==> job 8507 <==
Design alu_top, start of the top module:
module alu_top (
    input             clk,
    input      [7:0]  a_in,
    input      [7:0]  b_in,
    input      [3:0]  command_in,
    input             oe,
    output reg [15:0] d_out
);
Settings: LEC_CHECK=0, CAP_MARGIN=20, CORE_MARGIN=2, CORE_UTILIZATION=23, CTS_CLUSTER_DIAMETER=320, SETUP_SLACK_MARGIN=1.54, SLEW_MARGIN=20; clock period 24.0 ns.
run.sh (not shown) runs the stock make flow with config.mk's settings and CLKGATE_MAP_FILE=.
==> job 5560: changes against job 8507 <==
==> flow/config.mk (replaced) <==
export PLATFORM = sky130hd
export DESIGN_NAME = alu_top
export DESIGN_NICKNAME = alu_top
export VERILOG_FILES = /design/flow/design.v
export SDC_FILE = /design/flow/constraint.sdc
export NUM_CORES = 4
export LEC_CHECK = 0
export CAP_MARGIN = 20
export CORE_ASPECT_RATIO = 1.48
export CORE_MARGIN = 4
export CORE_UTILIZATION = 40
export SLEW_MARGIN = 15
==> job 5196: changes against job 8507 <==
--- a/flow/config.mk
+++ b/flow/config.mk
@@ -6,8 +6,7 @@
 export NUM_CORES = 4
 export LEC_CHECK = 0
+export ABC_AREA = 1
 export CAP_MARGIN = 20
 export CORE_MARGIN = 2
-export CORE_UTILIZATION = 23
-export CTS_CLUSTER_DIAMETER = 320
-export SETUP_SLACK_MARGIN = 1.54
+export CORE_UTILIZATION = 68
 export SLEW_MARGIN = 20
==> flow/constraint.sdc (replaced) <==
create_clock -name core_clock -period 32.0 [get_ports {clk}]
set_input_delay 6.4000 -clock core_clock [delete_from_list [all_inputs] [get_ports {clk}]]
set_output_delay 6.4000 -clock core_clock [all_outputs]
set_load 0.01 [all_outputs]
==> qor summary <==
item                                                                       job 8507   job 5196  job 5560
Netlist area before placement                                              9960 µm²  10200 µm²  9960 µm²
Outcome                                                    timing/DRC/antenna clean  timing/DRC/antenna clean  timing/DRC/antenna clean
Worst-case hold slack                                                        668 ps     555 ps    629 ps
Share of the final layout cell area in sequential cells                      0.0591     0.0677    0.0616
Multi-input combinational cell count                                           1139       1236      1139
Total half-perimeter wirelength after legalization and detailed placement   24.1 mm    21.4 mm   24.9 mm
Buffers outside the clock class                                                 152         46       128
Min-Delay Endpoint                                                         d_out[8]   d_out[9]  d_out[5]
Count of unique library cells instantiated by Yosys                              96         60        96
Clock network share of area                                                  0.0144     0.0174    0.0159
Share of synthesized area spent on multiplexers                              0.0512          0    0.0512
Routed metal-1 wirelength                                                   14.3 mm    12.3 mm   12.8 mm
Global router's overall resource usage                                        0.144      0.343     0.240

---

==> inputs of run a <==
==> flow/design.v <==
module alu_top (
    input             clk,
    input      [7:0]  a_in,
    input      [7:0]  b_in,
    input      [3:0]  command_in,
    input             oe,
    output reg [15:0] d_out
);
    reg [7:0] a_q, b_q;
    reg [3:0] cmd_q;
    reg       oe_q;
    wire [15:0] alu_out;
    always @(posedge clk) begin
        a_q   <= a_in;
        b_q   <= b_in;
        cmd_q <= command_in;
        oe_q  <= oe;
        d_out <= alu_out;
    end
    alu u_alu (.a_in(a_q), .b_in(b_q), .command_in(cmd_q), .oe(oe_q), .d_out(alu_out));
endmodule

module alu ( input [7:0]a_in,b_in,input [3:0]command_in,input oe,output [15:0]d_out);
	parameter 	ADD = 4'b0000,
				INC = 4'b0001,
				SUB =  4'b0010,
				DEC = 4'b0011,
				MUL = 4'b0100,
				DIV = 4'b0101,
				SHL = 4'b0110,
				SHR = 4'b0111,
				AND = 4'b1000,
				OR = 4'b1001,
				INV = 4'b1010,
				NAND = 4'b1011,
				NOR = 4'b1100,
				XOR = 4'b1101,
				XNOR = 4'b1110,
				BUF = 4'b1111;
	reg [15:0] out;
	always@(command_in,a_in,b_in)
		begin
			case(command_in)
				ADD : out = a_in+b_in;
				INC : out = a_in+1'b1;
				SUB : out = a_in-b_in;
				DEC : out = a_in-1'b1;
				MUL : out = a_in*b_in;
				DIV : out = (b_in == 8'd0) ? 16'hFFFF : a_in/b_in;
				SHL : out = a_in<<1;
				SHR : out = a_in>>1;
				AND : out = a_in&&b_in;
				OR : out = a_in||b_in;
				INV : out = !(a_in);
				NAND : out = ~(a_in&b_in);
				NOR : out = ~(a_in|b_in);
				XOR : out = a_in^b_in;
				XNOR : out = a_in~^b_in;
				BUF : out = a_in;
			endcase
		end
	assign d_out = (oe) ? out : 16'h0000;
endmodule  
==> flow/run.sh <==
#!/bin/bash
# the make line also repeats each setting of config.mk as NAME=value (left out here)
make -C /OpenROAD-flow-scripts/flow DESIGN_CONFIG=/design/flow/config.mk WORK_HOME=/design/flow/orfs CLKGATE_MAP_FILE= finish
==> flow/config.mk <==
export PLATFORM = sky130hd
export DESIGN_NAME = alu_top
export DESIGN_NICKNAME = alu_top
export VERILOG_FILES = /design/flow/design.v
export SDC_FILE = /design/flow/constraint.sdc
export NUM_CORES = 4
export LEC_CHECK = 0
export CAP_MARGIN = 20
export CORE_MARGIN = 2
export CORE_UTILIZATION = 40
export CTS_CLUSTER_DIAMETER = 307
export CTS_CLUSTER_SIZE = 47
export PLACE_DENSITY = 0.67
export SLEW_MARGIN = 0
==> flow/constraint.sdc <==
create_clock -name core_clock -period 24.0 [get_ports {clk}]
set_input_delay 4.8000 -clock core_clock [delete_from_list [all_inputs] [get_ports {clk}]]
set_output_delay 4.8000 -clock core_clock [all_outputs]
set_load 0.01 [all_outputs]
==> run b (differences from run a) <==
CORE_UTILIZATION = 61   (was 40)
CTS_CLUSTER_DIAMETER = unset   (was 307)
CTS_CLUSTER_SIZE = unset   (was 47)
PLACE_DENSITY = unset   (was 0.67)
SETUP_SLACK_MARGIN = 4.07   (was unset)
SLEW_MARGIN = 20   (was 0)
==> flow/constraint.sdc (replaced) <==
create_clock -name core_clock -period 16.0 [get_ports {clk}]
set_input_delay 3.2000 -clock core_clock [delete_from_list [all_inputs] [get_ports {clk}]]
set_output_delay 3.2000 -clock core_clock [all_outputs]
set_load 0.01 [all_outputs]
==> run c (differences from run a) <==
ABC_AREA = 1   (was unset)
CORE_UTILIZATION = 72   (was 40)
CTS_CLUSTER_DIAMETER = 396   (was 307)
CTS_CLUSTER_SIZE = unset   (was 47)
PLACE_DENSITY = unset   (was 0.67)
SETUP_SLACK_MARGIN = 1.13   (was unset)
SLEW_MARGIN = 20   (was 0)
==> flow/constraint.sdc (replaced) <==
create_clock -name core_clock -period 10.2 [get_ports {clk}]
set_input_delay 2.0400 -clock core_clock [delete_from_list [all_inputs] [get_ports {clk}]]
set_output_delay 2.0400 -clock core_clock [all_outputs]
set_load 0.01 [all_outputs]
==> results <==
Run b aborted during global routing. Run c aborted during clock tree synthesis with DPL-0038. Run a passed the timing, DRC and antenna checks. In area after synthesis, run a and run b do not differ. Synthesized cell count is the same in run a and run b. Of run a and run c, run a has the higher die size (gap about 70%, measured against run c).

---

==> exp/juniper <==
Starts from the design.v that is shown in full above.
clock: 24.0 ns
lec_check: 0
cap_margin: 20
cell_pad_in_sites_global_placement: 3
core_aspect_ratio: 1.73
core_margin: 2
core_utilization: 40
cts_cluster_diameter: 307
cts_cluster_size: 47
place_density: 0.38
setup_slack_margin: -2.0
slew_margin: 0
tns_end_percent: 10
==> exp/nickel (differences from exp/juniper) <==
Settings changed: ABC_AREA from default to 1, CORE_ASPECT_RATIO 1.73 to 1.48, CORE_MARGIN 2 to 4, CORE_UTILIZATION 40 to 72, CTS_CLUSTER_DIAMETER 307 to default, CTS_CLUSTER_SIZE 47 to default, PLACE_DENSITY 0.38 to 0.66, SETUP_SLACK_MARGIN -2.0 to default, SLEW_MARGIN 0 to 15, TNS_END_PERCENT 10 to default.
==> exp/quartz (differences from exp/juniper) <==
Settings changed: CORE_ASPECT_RATIO 1.73 to default, CORE_MARGIN 2 to 7, PLACE_DENSITY 0.38 to default, PLACE_DENSITY_LB_ADDON from default to 0.06.
==> exp/violet (differences from exp/juniper) <==
Settings changed: CELL_PAD_IN_SITES_GLOBAL_PLACEMENT 3 to default, CORE_ASPECT_RATIO 1.73 to default, CTS_CLUSTER_DIAMETER 307 to default, CTS_CLUSTER_SIZE 47 to default, PLACE_DENSITY 0.38 to default, SETUP_SLACK_MARGIN -2.0 to default, SLEW_MARGIN 0 to 20, TNS_END_PERCENT 10 to default.
==> flow/constraint.sdc (replaced) <==
create_clock -name core_clock -period 23.5 [get_ports {clk}]
set_input_delay 4.7000 -clock core_clock [delete_from_list [all_inputs] [get_ports {clk}]]
set_output_delay 4.7000 -clock core_clock [all_outputs]
set_load 0.01 [all_outputs]
==> deck_impl_summary.md <==
Run Summary

Synth
  – Mapped Area: 10220 sq um
  – Synth unique cells: 60
  – Share of the synthesized area in the top cell type: 21.19%
  – Number of cell instances after yosys synthesis: 1597
  – Post-synthesis cell count: 1597
  – Synth area leaders: sky130_fd_sc_hd__ha_1 21%, sky130_fd_sc_hd__nand2_1 14%, sky130_fd_sc_hd__inv_1 10%, sky130_fd_sc_hd__fa_1 7.4%, sky130_fd_sc_hd__dfxtp_1 7.3%
  – Ranking of synthesized cells by instance count: 380 x sky130_fd_sc_hd__nand2_1, 281 x sky130_fd_sc_hd__inv_1, 173 x sky130_fd_sc_hd__ha_1, 114 x sky130_fd_sc_hd__nor2_1, 99 x sky130_fd_sc_hd__o21ai_0
  – Adder-cell share of the synthesized area: 28.63%

Status
  – Stage at which the flow ended: global placement without I/O
  – Error: [ERROR GPL-0301] Utilization 178.269 % exceeds 100%.
  – Status: did not finish
That was exp/nickel.
==> deck_impl_summary.md <==
Run Summary

Final timing
  – Number of setup violations in the final report: 1
  – Min setup slack post-route: -0.1415 ns

Synth
  – Synth area leaders: sky130_fd_sc_hd__ha_1 22%, sky130_fd_sc_hd__fa_1 7.6%, sky130_fd_sc_hd__dfxtp_1 7.4%, sky130_fd_sc_hd__nor2_1 5.2%, sky130_fd_sc_hd__nand2_1 4.4%
  – Mapped Area: 9965 sq um
  – Synth unique cells: 96
  – Ranking of synthesized cells by instance count: 173 x sky130_fd_sc_hd__ha_1, 139 x sky130_fd_sc_hd__nor2_1, 118 x sky130_fd_sc_hd__nand2_1, 96 x sky130_fd_sc_hd__inv_1, 80 x sky130_fd_sc_hd__a21oi_1
  – Number of cell instances after yosys synthesis: 1313

Status
  – Status: failed layout checks
  – Set of violated layout checks: negative setup slack
That was exp/juniper.
==> deck_impl_summary.md <==
Run Summary

Layout
  – Non-clk buf share: 10.28%

Synth
  – Ranking of synthesized cells by instance count: 173 x sky130_fd_sc_hd__ha_1, 139 x sky130_fd_sc_hd__nor2_1, 118 x sky130_fd_sc_hd__nand2_1, 96 x sky130_fd_sc_hd__inv_1, 80 x sky130_fd_sc_hd__a21oi_1
  – Post-synthesis cell count: 1313
  – Synth unique cells: 96
  – Synth logic family: adder cells
  – Number of cell instances after yosys synthesis: 1313
  – Adder-cell share of the synthesized area: 29.46%
  – Mapped Area: 9965 sq um
  – Share of the synthesized area in the top cell type: 21.72%

Status
  – Status: finished clean
That was exp/violet.
==> deck_impl_summary.md <==
Run Summary

Status
  – Status: failed layout checks
  – Set of violated layout checks: negative setup slack

Final timing
  – Min setup slack post-route: -0.04511 ns
  – Number of setup violations in the final report: 1

Synth
  – Ranking of synthesized cells by instance count: 173 x sky130_fd_sc_hd__ha_1, 139 x sky130_fd_sc_hd__nor2_1, 118 x sky130_fd_sc_hd__nand2_1, 96 x sky130_fd_sc_hd__inv_1, 80 x sky130_fd_sc_hd__a21oi_1
  – Post-synthesis cell count: 1313
  – Adder-cell share of the synthesized area: 29.46%
  – Synth unique cells: 96
  – Mapped Area: 9965 sq um
  – Post-synthesis register bit count: 37
  – Number of cell instances after yosys synthesis: 1313
That was exp/quartz.

---

==> try-nickel <==
RTL: the design.v shown in full above, as it stands there.
Settings: LEC_CHECK=0, ABC_AREA=1, CAP_MARGIN=20, CORE_ASPECT_RATIO=0.69, CORE_MARGIN=2, CORE_UTILIZATION=72, CTS_CLUSTER_DIAMETER=396, CTS_CLUSTER_SIZE=93, SETUP_SLACK_MARGIN=3.01, SLEW_MARGIN=20; clock period 9.95 ns.
==> try-indigo: changes against try-nickel <==
==> flow/config.mk (replaced) <==
export PLATFORM = sky130hd
export DESIGN_NAME = alu_top
export DESIGN_NICKNAME = alu_top
export VERILOG_FILES = /design/flow/design.v
export SDC_FILE = /design/flow/constraint.sdc
export NUM_CORES = 4
export LEC_CHECK = 0
export CAP_MARGIN = 20
export CORE_MARGIN = 2
export CORE_UTILIZATION = 25
export SLEW_MARGIN = 20
==> flow/constraint.sdc (replaced) <==
create_clock -name core_clock -period 23.5 [get_ports {clk}]
set_input_delay 4.7000 -clock core_clock [delete_from_list [all_inputs] [get_ports {clk}]]
set_output_delay 4.7000 -clock core_clock [all_outputs]
set_load 0.01 [all_outputs]
==> notes <==
Against try-indigo, the area after synthesis of try-nickel is higher by about 2.5%. Between try-nickel and try-indigo, the lower synthesized cell count is in try-indigo (gap 22%, measured against try-indigo). try-nickel stopped in clock tree synthesis (4_1_cts). try-indigo ran to the end with no violations. The die size of try-indigo is 2.7 times that of try-nickel.

---

==> trial 52: inputs <==
RTL: the design.v shown in full above, as it stands there.
clock: 24.6 ns
lec_check: 0
abc_area: 1
cap_margin: 0
core_aspect_ratio: 0.87
core_margin: 2
core_utilization: 65
cts_cluster_diameter: 354
hold_slack_margin: 0.29
setup_slack_margin: 2.69
slew_margin: 40
==> build 84 (differences from trial 52) <==
ABC_AREA = 0   (was 1)
CAP_MARGIN = 15   (was 0)
CORE_UTILIZATION = 45   (was 65)
CTS_CLUSTER_DIAMETER = 393   (was 354)
GPL_TIMING_DRIVEN = 0   (was unset)
HOLD_SLACK_MARGIN = unset   (was 0.29)
==> flow/constraint.sdc (replaced) <==
create_clock -name core_clock -period 16.9 [get_ports {clk}]
set_input_delay 3.3800 -clock core_clock [delete_from_list [all_inputs] [get_ports {clk}]]
set_output_delay 3.3800 -clock core_clock [all_outputs]
set_load 0.01 [all_outputs]
==> trial 73 (differences from trial 52) <==
ABC_AREA = unset   (was 1)
CAP_MARGIN = 20   (was 0)
CORE_ASPECT_RATIO = unset   (was 0.87)
CORE_UTILIZATION = 40   (was 65)
CTS_CLUSTER_DIAMETER = unset   (was 354)
HOLD_SLACK_MARGIN = unset   (was 0.29)
SETUP_SLACK_MARGIN = unset   (was 2.69)
SLEW_MARGIN = 20   (was 40)
==> flow/constraint.sdc (replaced) <==
create_clock -name core_clock -period 24.0 [get_ports {clk}]
set_input_delay 4.8000 -clock core_clock [delete_from_list [all_inputs] [get_ports {clk}]]
set_output_delay 4.8000 -clock core_clock [all_outputs]
set_load 0.01 [all_outputs]
==> comparison <==
Trial 52 finished with setup timing left. Trial 73 produced a clean layout. Build 84 completed and failed the layout checks on setup timing.
Global-route usage, highest first: trial 52, build 84, trial 73.
The highest die area belongs to trial 73, the lowest to trial 52.
Count of clock-buffer cells in the layout is the same in trial 73 and build 84.
Core utilization: trial 73 < build 84 < trial 52.
Register-to-register slack, lowest first: build 84, trial 52, trial 73.
Cell area: trial 73 < trial 52 < build 84.
==> figures <==
	build 84	trial 73	trial 52
Routed WL	35900 µm	31900 µm	45600 µm
Logic share of the area	71.3%	77.0%	69.8%
Clock network area share	1.04%	1.19%	1.26%
Result of the run	finished with violations	complete, no violations	finished with violations
Reasons for failing layout checks	setup timing	-	setup timing
Wire length the detailed router placed on met1	16000 µm	14700 µm	15000 µm
Die X-Extent	164 µm	162 µm	138 µm
Clock skew	0.0136 ns	0.0125 ns	0.0112 ns
Number of vias per cell after detailed routing	5.85	5.81	6.73
Final non-filler cell area	0.0139 mm²	0.0123 mm²	0.0137 mm²
Placed cell count	1643	1674	1832

---

==> v9: inputs <==
// alu_top: RTL as listed in full above, without the edits since
==> flow/config.mk <==
export PLATFORM = sky130hd
export DESIGN_NAME = alu_top
export DESIGN_NICKNAME = alu_top
export VERILOG_FILES = /design/flow/design.v
export SDC_FILE = /design/flow/constraint.sdc
export NUM_CORES = 4
export LEC_CHECK = 0
export ABC_AREA = 0
export CAP_MARGIN = 15
export CORE_ASPECT_RATIO = 0.87
export CORE_MARGIN = 2
export CORE_UTILIZATION = 33
export CTS_CLUSTER_DIAMETER = 137
export SETUP_SLACK_MARGIN = 2.69
export SLEW_MARGIN = 40
==> flow/constraint.sdc <==
create_clock -name core_clock -period 16.9 [get_ports {clk}]
set_input_delay 3.3800 -clock core_clock [delete_from_list [all_inputs] [get_ports {clk}]]
set_output_delay 3.3800 -clock core_clock [all_outputs]
set_load 0.01 [all_outputs]
==> inputs of v37, as changes to v9 <==
ABC_AREA = 1   (was 0)
CORE_UTILIZATION = 65   (was 33)
CTS_CLUSTER_DIAMETER = 354   (was 137)
==> flow/constraint.sdc (replaced) <==
create_clock -name core_clock -period 24.6 [get_ports {clk}]
set_input_delay 4.9200 -clock core_clock [delete_from_list [all_inputs] [get_ports {clk}]]
set_output_delay 4.9200 -clock core_clock [all_outputs]
set_load 0.01 [all_outputs]
==> inputs of v39, as changes to v9 <==
ABC_AREA = not set   (was 0)
CAP_MARGIN = 40   (was 15)
CORE_ASPECT_RATIO = not set   (was 0.87)
CORE_UTILIZATION = 68   (was 33)
CTS_CLUSTER_DIAMETER = not set   (was 137)
CTS_CLUSTER_SIZE = 21   (was not set)
HOLD_SLACK_MARGIN = 0.3   (was not set)
SETUP_SLACK_MARGIN = not set   (was 2.69)
SLEW_MARGIN = 20   (was 40)
==> flow/constraint.sdc (replaced) <==
create_clock -name core_clock -period 22.2 [get_ports {clk}]
set_input_delay 4.4400 -clock core_clock [delete_from_list [all_inputs] [get_ports {clk}]]
set_output_delay 4.4400 -clock core_clock [all_outputs]
set_load 0.01 [all_outputs]
==> comparison table <==
item	v37	v9	v39
Cts repair resizes	116	56	54
Post-detailed-placement half-perimeter wirelength	23.2 mm	26.4 mm	23.3 mm
Number of instances in the placed design	1832	2010	1596
Comb area share	0.698	0.647	0.736
Post-synthesis cell count from yosys	1597	1313	1313
Overall global routing resource usage	0.397	0.222	0.414
Synth top cell by count	nand2_1	ha_1	ha_1
Initial drt markers	2087	864	1673
Global-route wire length before repair	54.0 mm	56.6 mm	53.7 mm
Final worst path period need	24920 ps	22490 ps	24690 ps
Met2 routing resource usage after global routing	0.661	0.356	0.694
Standard cell core area	15300 sq um	29800 sq um	14400 sq um
Status	failed layout checks	failed layout checks	failed layout checks
Violated checks	setup timing	setup timing	setup timing
Average wire per standard cell	22.8 um	17.1 um	24.0 um
Yosys cell types	60	96	96
Seq share, synth	0.0725	0.0743	0.0743
Yosys stat area	10200 sq um	9960 sq um	9960 sq um
